==> inputs of run a <==
## usb_top_level
module usb_top_level(
    input logic clk,
    input logic n_rst,
    input logic hsel,
    input logic [3:0] haddr,
    input logic [1:0] htrans,
    input logic  [1:0] hsize,
    input logic hwrite,
    input logic [31:0] hwdata,
    output logic [31:0] hrdata,
    output logic hresp,
    output logic hready,
    output logic d_mode,
    input logic d_plus_in,
    input logic d_minus_in,
    output logic d_plus_out,
    output logic d_minus_out,
    output logic [6:0] buffer_occupancy,
    output logic get_rx_data,
    output logic [3:0] tx_packet,
    output logic tx_transfer_active
);
logic [3:0] rx_packet;
logic rx_data_ready;
logic rx_transfer_active;
logic rx_error;
logic store_rx_packet_data;
logic [7:0] rx_packet_data;
logic flush;
logic [7:0] rx_data;
logic store_tx_data;
logic [7:0] tx_data;
logic clear;
logic tx_error;
logic get_tx_packet_data;
logic [7:0] tx_packet_data;
ahb_slave AHB_SLAVE(
    .clk(clk),
    .n_rst(n_rst),
    .hsel(hsel),
    .hwrite(hwrite),
    .hsize(hsize),
    .haddr(haddr),
    .htrans(htrans),
    .hwdata(hwdata),
    .hrdata(hrdata),
    .hresp(hresp),
    .hready(hready),
    .dmode(d_mode),
    .rx_packet(rx_packet),
    .rx_data_ready(rx_data_ready),
    .rx_transfer_active(rx_transfer_active),
    .rx_error(rx_error),
    .buffer_occupancy(buffer_occupancy),
    .rx_data(rx_data),
    .get_rx_data(get_rx_data),
    .store_tx_data(store_tx_data),
    .tx_data(tx_data),
    .clear(clear),
    .tx_packet(tx_packet),
    .tx_transfer_active(tx_transfer_active),
    .tx_error(tx_error)
);
buffer BUFFER(
    .clk(clk),
    .n_rst(n_rst),
    .store_tx_data(store_tx_data),
    .store_rx_packet_data(store_rx_packet_data),
    .get_rx_data(get_rx_data),
    .get_tx_packet_data(get_tx_packet_data),
    .tx_data(tx_data),
    .rx_packet_data(rx_packet_data),
    .clear(clear),
    .flush(flush),
    .buffer_occupancy(buffer_occupancy),
    .rx_data(rx_data),
    .tx_packet_data(tx_packet_data)
);
usb_transmitter TRANSMITTER(
    .clk(clk),
    .n_rst(n_rst),
  ...
Settings: LEC_CHECK=0, ABC_AREA=1, CAP_MARGIN=0, CORE_ASPECT_RATIO=0.52, CORE_MARGIN=2, CORE_UTILIZATION=40, CTS_CLUSTER_SIZE=68, GPL_ROUTABILITY_DRIVEN=0, GPL_TIMING_DRIVEN=1, HOLD_SLACK_MARGIN=0.04, MAX_ROUTING_LAYER=met4, PLACE_DENSITY_LB_ADDON=0.29, SETUP_SLACK_MARGIN=0.19, SLEW_MARGIN=40, TNS_END_PERCENT=35; clock period 3.92 ns.
run.sh (not shown) runs the stock make flow with config.mk's settings and CLKGATE_MAP_FILE=.
==> inputs of run b, as changes to run a <==
==> flow/config.mk (replaced) <==
export PLATFORM = sky130hd
export DESIGN_NAME = usb_top_level
export DESIGN_NICKNAME = usb_top_level
export VERILOG_FILES = /design/flow/design.v
export SDC_FILE = /design/flow/constraint.sdc
export NUM_CORES = 4
export LEC_CHECK = 0
export CAP_MARGIN = 20
export CORE_MARGIN = 2
export CORE_UTILIZATION = 45
export SLEW_MARGIN = 20
==> flow/constraint.sdc (replaced) <==
create_clock -name core_clock -period 10.0 [get_ports {clk}]
set_input_delay 2.0000 -clock core_clock [delete_from_list [all_inputs] [get_ports {clk}]]
set_output_delay 2.0000 -clock core_clock [all_outputs]
set_load 0.01 [all_outputs]
==> inputs of run c, as changes to run a <==
==> flow/config.mk (replaced) <==
export PLATFORM = sky130hd
export DESIGN_NAME = usb_top_level
export DESIGN_NICKNAME = usb_top_level
export VERILOG_FILES = /design/flow/design.v
export SDC_FILE = /design/flow/constraint.sdc
export NUM_CORES = 4
export LEC_CHECK = 0
export CAP_MARGIN = 20
export CORE_MARGIN = 2
export CORE_UTILIZATION = 53
export SLEW_MARGIN = 20
==> flow/constraint.sdc (replaced) <==
create_clock -name core_clock -period 6.66 [get_ports {clk}]
set_input_delay 1.3320 -clock core_clock [delete_from_list [all_inputs] [get_ports {clk}]]
set_output_delay 1.3320 -clock core_clock [all_outputs]
set_load 0.01 [all_outputs]
==> results <==
quantity	run b	run a	run c
CP Data Arrival Time	4.56 ns	4.29 ns	4.64 ns
Half-perimeter wire length of the detailed placement result	103,000 µm	128,000 µm	102,000 µm
Result of the run	complete, no violations	complete, no violations	complete, no violations
Logic share of the area	41.3%	37.0%	41.6%
CP endpoint kind	output port	flop	output port
Clk. pwr	3500 µW	7610 µW	5080 µW
Unrepaired setup endpoints after global routing	no	yes	no
Clock-cell share of area	6.75%	5.06%	6.58%
Worst setup path end	buffer_occupancy[6]	TRANSMITTER.pts_sr_8_lsb.CORE.parallel_out[0]	buffer_occupancy[6]
Placement-stage worst setup slack	3.66 ns	0.247 ns	1.22 ns
Number of combinational gates with multiple inputs	3,412	3,634	3,412
Metal2 WL	66,800 µm	55,200 µm	64,500 µm
Xor/xnor share	0.775%	0.371%	0.775%
Horizontal die dimension	305 µm	456 µm	281 µm
Area reported by Yosys stat	40,700 µm²	42,500 µm²	40,700 µm²
Fraction of synthesized cell area taken by the top area cell type	48.1%	46.1%	48.1%
Area after DPL	42,700 µm²	46,000 µm²	42,600 µm²
GR Util met2	48.3%	32.7%	54.9%
Type of the setup path with the least slack	flop to output port	flop to flop	flop to output port
Worst R2R Setup Slack	5.14 ns	0.23 ns	1.96 ns
WHS Path Cells	0	-	0
Die y size	305 µm	239 µm	281 µm
Net count of the finished layout	4,658	5,771	4,650
GR Util met1	49.8%	47.2%	57.0%
Wire length of the first global-routing pass	235,000 µm	247,000 µm	229,000 µm
Well tap count	1,176	1,408	1,030
Cell Rows	110	86	101

========
==> branch garnet <==
usb_top_level again, from the RTL that the note above started with.
==> flow/config.mk <==
export PLATFORM = sky130hd
export DESIGN_NAME = usb_top_level
export DESIGN_NICKNAME = usb_top_level
export VERILOG_FILES = /design/flow/design.v
export SDC_FILE = /design/flow/constraint.sdc
export NUM_CORES = 4
export LEC_CHECK = 0
export CAP_MARGIN = 20
export CELL_PAD_IN_SITES_GLOBAL_PLACEMENT = 2
export CORE_MARGIN = 2
export CORE_UTILIZATION = 45
export MAX_ROUTING_LAYER = met4
export SLEW_MARGIN = 20
export TNS_END_PERCENT = 35
==> flow/constraint.sdc <==
create_clock -name core_clock -period 5.41 [get_ports {clk}]
set_input_delay 1.0820 -clock core_clock [delete_from_list [all_inputs] [get_ports {clk}]]
set_output_delay 1.0820 -clock core_clock [all_outputs]
set_load 0.01 [all_outputs]
==> branch harbor (differences from branch garnet) <==
--- a/flow/config.mk
+++ b/flow/config.mk
@@ -8,7 +8,4 @@
 export CAP_MARGIN = 20
-export CELL_PAD_IN_SITES_GLOBAL_PLACEMENT = 2
 export CORE_MARGIN = 2
-export CORE_UTILIZATION = 45
-export MAX_ROUTING_LAYER = met4
+export CORE_UTILIZATION = 59
 export SLEW_MARGIN = 20
-export TNS_END_PERCENT = 35
==> flow/constraint.sdc (replaced) <==
create_clock -name core_clock -period 3.91 [get_ports {clk}]
set_input_delay 0.7820 -clock core_clock [delete_from_list [all_inputs] [get_ports {clk}]]
set_output_delay 0.7820 -clock core_clock [all_outputs]
set_load 0.01 [all_outputs]
==> results.toml <==
# implementation run metrics
[placed_design]
dp_hpwl_um = 121000

[hold_path]
hold_path_end = "AHB_SLAVE.slavedata[35]"

[setup_path]
r2r_end = "TRANSMITTER.pts_sr_8_lsb.CORE.parallel_out[3]"
crit_type = "flip-flop to output port"

[outcome]
status = "finished clean"

[flow_run]
tool_warnings = 49

[layout]
fin_area_um2 = 47000
buffers_excl_clock = 308

[grt]
antenna_found_initial = 7
The numbers above come from branch garnet.

==> results.toml <==
# implementation run metrics
[outcome]
status = "finished with violations"
so.violations = "setup timing"

[layout]
buffers_excl_clock = 500
fin_area_um2 = 48100

[flow_run]
tool_warnings = 48

[timing]
setup_slack_ns = -0.0508
setup_viol = 2

[setup_path]
r2r_end = "TRANSMITTER.pts_sr_8_lsb.CORE.parallel_out[4]"
crit_type = "flip-flop to flip-flop"

[placed_design]
dp_hpwl_um = 114000
The numbers above come from branch harbor.


========
==> v4 <==
Starting RTL as in the previous note.
Settings: LEC_CHECK=0, ABC_AREA=0, CAP_MARGIN=40, CORE_ASPECT_RATIO=1.22, CORE_MARGIN=2, CORE_UTILIZATION=60, CTS_CLUSTER_SIZE=72, GPL_ROUTABILITY_DRIVEN=1, GPL_TIMING_DRIVEN=1, SETUP_SLACK_MARGIN=0.2, SLEW_MARGIN=30; clock period 4.9 ns.
==> v13: changes against v4 <==
CAP_MARGIN = 15   (was 40)
CORE_UTILIZATION = 70   (was 60)
CTS_CLUSTER_DIAMETER = 345   (was default)
CTS_CLUSTER_SIZE = 20   (was 72)
SETUP_SLACK_MARGIN = 0.51   (was 0.2)
==> flow/constraint.sdc (replaced) <==
create_clock -name core_clock -period 3.83 [get_ports {clk}]
set_input_delay 0.7660 -clock core_clock [delete_from_list [all_inputs] [get_ports {clk}]]
set_output_delay 0.7660 -clock core_clock [all_outputs]
set_load 0.01 [all_outputs]
==> v31: changes against v4 <==
ABC_AREA = default   (was 0)
CAP_MARGIN = 20   (was 40)
CORE_ASPECT_RATIO = default   (was 1.22)
CORE_UTILIZATION = 72   (was 60)
CTS_CLUSTER_SIZE = default   (was 72)
GPL_ROUTABILITY_DRIVEN = default   (was 1)
GPL_TIMING_DRIVEN = default   (was 1)
SETUP_SLACK_MARGIN = 0.14   (was 0.2)
SLEW_MARGIN = 20   (was 30)
==> flow/constraint.sdc (replaced) <==
create_clock -name core_clock -period 3.7 [get_ports {clk}]
set_input_delay 0.7400 -clock core_clock [delete_from_list [all_inputs] [get_ports {clk}]]
set_output_delay 0.7400 -clock core_clock [all_outputs]
set_load 0.01 [all_outputs]
==> results <==
metric	v4	v13	v31
Run status	timing/DRC/antenna clean	finished with violations	stopped before the end
Last stage reached	-	-	global routing (5_1_grt)
Violated checks	-	setup timing	-
# diodes	13	6	-
Post-route cell area	46700 µm²	47800 µm²	-
Routed length on met1	56.7 mm	53.9 mm	-
TritonCTS clock tree	done	done	-
Instance area at placement	43600 µm²	45000 µm²	44700 µm²
First drt pass iteration count	6	14	-
Worst Setup End Kind	output pin	output pin	-
Final GP Congestion	1.06	1.09	1.08
Destination of the worst register-to-register timing path	AHB_SLAVE.slavedata[30]$_DFF_PN0_	TRANSMITTER.pts_sr_8_lsb.CORE.parallel_out[7]$_DFFE_PN1P_	-
Cts bufs inserted	83	46	82
Number of setup buffers added after CTS	1	20	21
FF+latch area	20300 µm²	20300 µm²	-
Area growth from synthesis to layout	14.7%	17.3%	-
Sequential share of power	0.406	0.418	-
Max-cap viol count	0	0	-
Worst setup margin	0.407 ns	-0.212 ns	-
Non-clock inverter count	81	82	-
Worst setup path end	buffer_occupancy[1]	buffer_occupancy[6]	-
Per-cell routed wire length	28.6 µm	31.8 µm	-
Pre-CTS setup slack	0.353 ns	-0.354 ns	-0.170 ns
Cell-internal power	0.0135 W	0.0158 W	-
Non-clock buffers	334	592	-
P_sw	0.00737 W	0.0101 W	-
Power and IR drop assume default switching activity.
